==> v31: inputs <==
// complex_multiplier
module complex_multiplier#(parameter INPUT_DATA_WIDTH = 16)
    (
        input  wire                                    i_clk,
        input  wire                                    i_rst,
        input  wire signed [INPUT_DATA_WIDTH-1:0]      i_real_h,
        input  wire signed [INPUT_DATA_WIDTH-1:0]      i_imag_h,
        input  wire signed [INPUT_DATA_WIDTH-1:0]      i_real_y,
        input  wire signed [INPUT_DATA_WIDTH-1:0]      i_imag_y,
        output reg  signed [INPUT_DATA_WIDTH*2:0]      o_real,
        output reg  signed [INPUT_DATA_WIDTH*2:0]      o_imag
    );
    reg signed [INPUT_DATA_WIDTH*2-1:0] ac;
    reg signed [INPUT_DATA_WIDTH*2-1:0] ad;
    reg signed [INPUT_DATA_WIDTH*2-1:0] cb;
    reg signed [INPUT_DATA_WIDTH*2-1:0] bd;
    always@(posedge i_clk) begin
        if(i_rst)begin
            o_real <= 0;
            o_imag <= 0;
            ac     <= 0;
            ad     <= 0;
            cb     <= 0;
            bd     <= 0;
  ...
clock: 5.4 ns
lec_check: 0
abc_area: 1
cap_margin: 20
core_margin: 2
core_utilization: 72
cts_cluster_diameter: 248
cts_cluster_size: 96
hold_slack_margin: 0.29
place_density: 0.42
slew_margin: 20
tns_end_percent: 15
run.sh (not shown) runs the stock make flow with config.mk's settings and CLKGATE_MAP_FILE=.
==> inputs of v35, as changes to v31 <==
- ABC_AREA: 1 -> default
- CAP_MARGIN: 20 -> 15
- CORE_UTILIZATION: 72 -> 40
- CTS_CLUSTER_DIAMETER: 248 -> default
- CTS_CLUSTER_SIZE: 96 -> 55
- GPL_ROUTABILITY_DRIVEN: default -> 0
- HOLD_SLACK_MARGIN: 0.29 -> default
- PLACE_DENSITY: 0.42 -> default
- TNS_END_PERCENT: 15 -> 90
==> flow/constraint.sdc (replaced) <==
create_clock -name core_clock -period 8.47 [get_ports {i_clk}]
set_input_delay 1.6940 -clock core_clock [delete_from_list [all_inputs] [get_ports {i_clk}]]
set_output_delay 1.6940 -clock core_clock [all_outputs]
set_load 0.01 [all_outputs]
==> inputs of v29, as changes to v31 <==
- ABC_AREA: 1 -> default
- CTS_CLUSTER_DIAMETER: 248 -> 363
- CTS_CLUSTER_SIZE: 96 -> 97
- HOLD_SLACK_MARGIN: 0.29 -> default
- PLACE_DENSITY: 0.42 -> 0.38
- TNS_END_PERCENT: 15 -> 10
==> flow/constraint.sdc (replaced) <==
create_clock -name core_clock -period 5.0 [get_ports {i_clk}]
set_input_delay 1.0000 -clock core_clock [delete_from_list [all_inputs] [get_ports {i_clk}]]
set_output_delay 1.0000 -clock core_clock [all_outputs]
set_load 0.01 [all_outputs]
==> out/results.ini <==
[status]
status=timing/DRC/antenna clean

[global_route]
use_met3_pct=3.22
use_met2_pct=36.2
grt.total_usage_pct=22.0
use_met1_pct=30.4

[placed_design]
dp.cells=6838
dp.final_hpwl_um=106000
place_ws_ns=-0.116

[clock_network]
cts_setup_buffers=0

[die]
die_w_um=347

[yosys]
syn_area_per_cell_um2=9.09
netlist_top_cells_count=inv_1, fa_1, nand2_1, and2_1, ha_1
netlist.area_leader.share_pct=44.6
yosysCellCount=5189

[end of results for v35]
==> out/results.ini <==
[global_route]
use_met2_pct=72.6
use_met1_pct=57.4
grt.total_usage_pct=47.5
use_met3_pct=13.4

[status]
status=failed layout checks
so_faults=setup timing

[die]
die_w_um=260

[yosys]
netlist.area_leader.share_pct=44.6
syn_area_per_cell_um2=9.09
netlist_top_cells_count=inv_1, fa_1, nand2_1, and2_1, ha_1
yosysCellCount=5189

[clock_network]
cts_setup_buffers=156

[placed_design]
dp.final_hpwl_um=103000

[final_timing]
setup_viol=90
fin_ws_ns=-1.84

[end of results for v29]
==> out/results.ini <==
[status]
status=stopped before the end
stop_stage=global routing (5_1_grt)
error_line=[ERROR GRT-0116] Global routing finished with congestion. Check the congestion regions in the DRC Viewer.

[yosys]
netlist_top_cells_count=inv_1, nand2_1, fa_1, nor2_1, ha_1
yosysCellCount=7276
netlist.area_leader.share_pct=40.2

[placed_design]
dp.cells=8795
place_ws_ns=-1.60
dp.final_hpwl_um=148000

[global_route]
use_met1_pct=88.4
use_met3_pct=83.7
use_met2_pct=102
grt.total_usage_pct=91.6

[die]
die_w_um=274

[clock_network]
cts_setup_buffers=196

[end of results for v31]

* * *

==> inputs of run E <==
Starting RTL as in the previous note.
make LEC_CHECK=0 ABC_AREA=1 CAP_MARGIN=35 CELL_PAD_IN_SITES_GLOBAL_PLACEMENT=3 CORE_MARGIN=2 CORE_UTILIZATION=23 HOLD_SLACK_MARGIN=-0.06 MAX_ROUTING_LAYER=met4 PLACE_DENSITY_LB_ADDON=0.22 SLEW_MARGIN=20 TNS_END_PERCENT=45 finish   # period 6.29 ns
==> run R: changes against run E <==
==> flow/config.mk (replaced) <==
export PLATFORM = sky130hd
export DESIGN_NAME = complex_multiplier
export DESIGN_NICKNAME = complex_multiplier
export VERILOG_FILES = /design/flow/design.v
export SDC_FILE = /design/flow/constraint.sdc
export NUM_CORES = 4
export LEC_CHECK = 0
export ABC_AREA = 1
export CAP_MARGIN = 5
export CORE_MARGIN = 2
export CORE_UTILIZATION = 72
export CTS_CLUSTER_DIAMETER = 270
export CTS_CLUSTER_SIZE = 42
export HOLD_SLACK_MARGIN = 0.28
export MAX_ROUTING_LAYER = met4
export SETUP_SLACK_MARGIN = 0.76
export SLEW_MARGIN = 20
==> flow/constraint.sdc (replaced) <==
create_clock -name core_clock -period 5.0 [get_ports {i_clk}]
set_input_delay 1.0000 -clock core_clock [delete_from_list [all_inputs] [get_ports {i_clk}]]
set_output_delay 1.0000 -clock core_clock [all_outputs]
set_load 0.01 [all_outputs]
==> qor summary <==
| quantity | run R | run E |
|---|---|---|
| Num ports | 132 | 132 |
| Fraction of the mapped netlist area in simple logic gates | 21.69% | 21.69% |
| Flops after synth | 194 | 194 |
| Die footprint | 0.07488 mm^2 | 0.2314 mm^2 |
| Synthesis warning total | 1 | 1 |
| Syn Inst Count | 7,276 | 7,276 |
| Initial standard-cell utilization of the core | 72.98% | 23.08% |
| Result of the run | aborted with a tool error | complete, no violations |
| Stage where the flow stopped | clock tree synthesis | - |
| Number of placement rows | 98 | 175 |
| Netlist area before placement | 0.05235 mm^2 | 0.05235 mm^2 |
| HPWL Detailed | 165,700 um | 168,100 um |
| Number of cells after detailed placement | 8,818 | 10,962 |
| Prevailing post-synth register cell | dfxtp_1 | dfxtp_1 |
| Yosys cell types | 36 | 36 |
| Share of the synthesized area in the top cell type | 40.15% | 40.15% |
| Setup Slack @ Placement | -2055 ps | -1042 ps |
| Cell Area, Placed | 0.06247 mm^2 | 0.06351 mm^2 |
| Sequential area share after synthesis | 7.419% | 7.419% |
| Area share of fa/ha/maj cells after synthesis | 49.52% | 49.52% |
| Number of synthesized flops with an enable pin | 0 | 0 |
| Yosys cell count | 7,276 | 7,276 |
| Post-synthesis cell type with the largest combined area | fa_1 | fa_1 |
| Std-Cell Core Area | 0.07173 mm^2 | 0.2268 mm^2 |
| Die Wd | 273.7 um | 481.1 um |
| GPL Wtd Cong | 1.039 | 0.8436 |
| Fraction of synthesized area in multiplexers | 0% | 0% |
| Die Y | 273.7 um | 481.1 um |
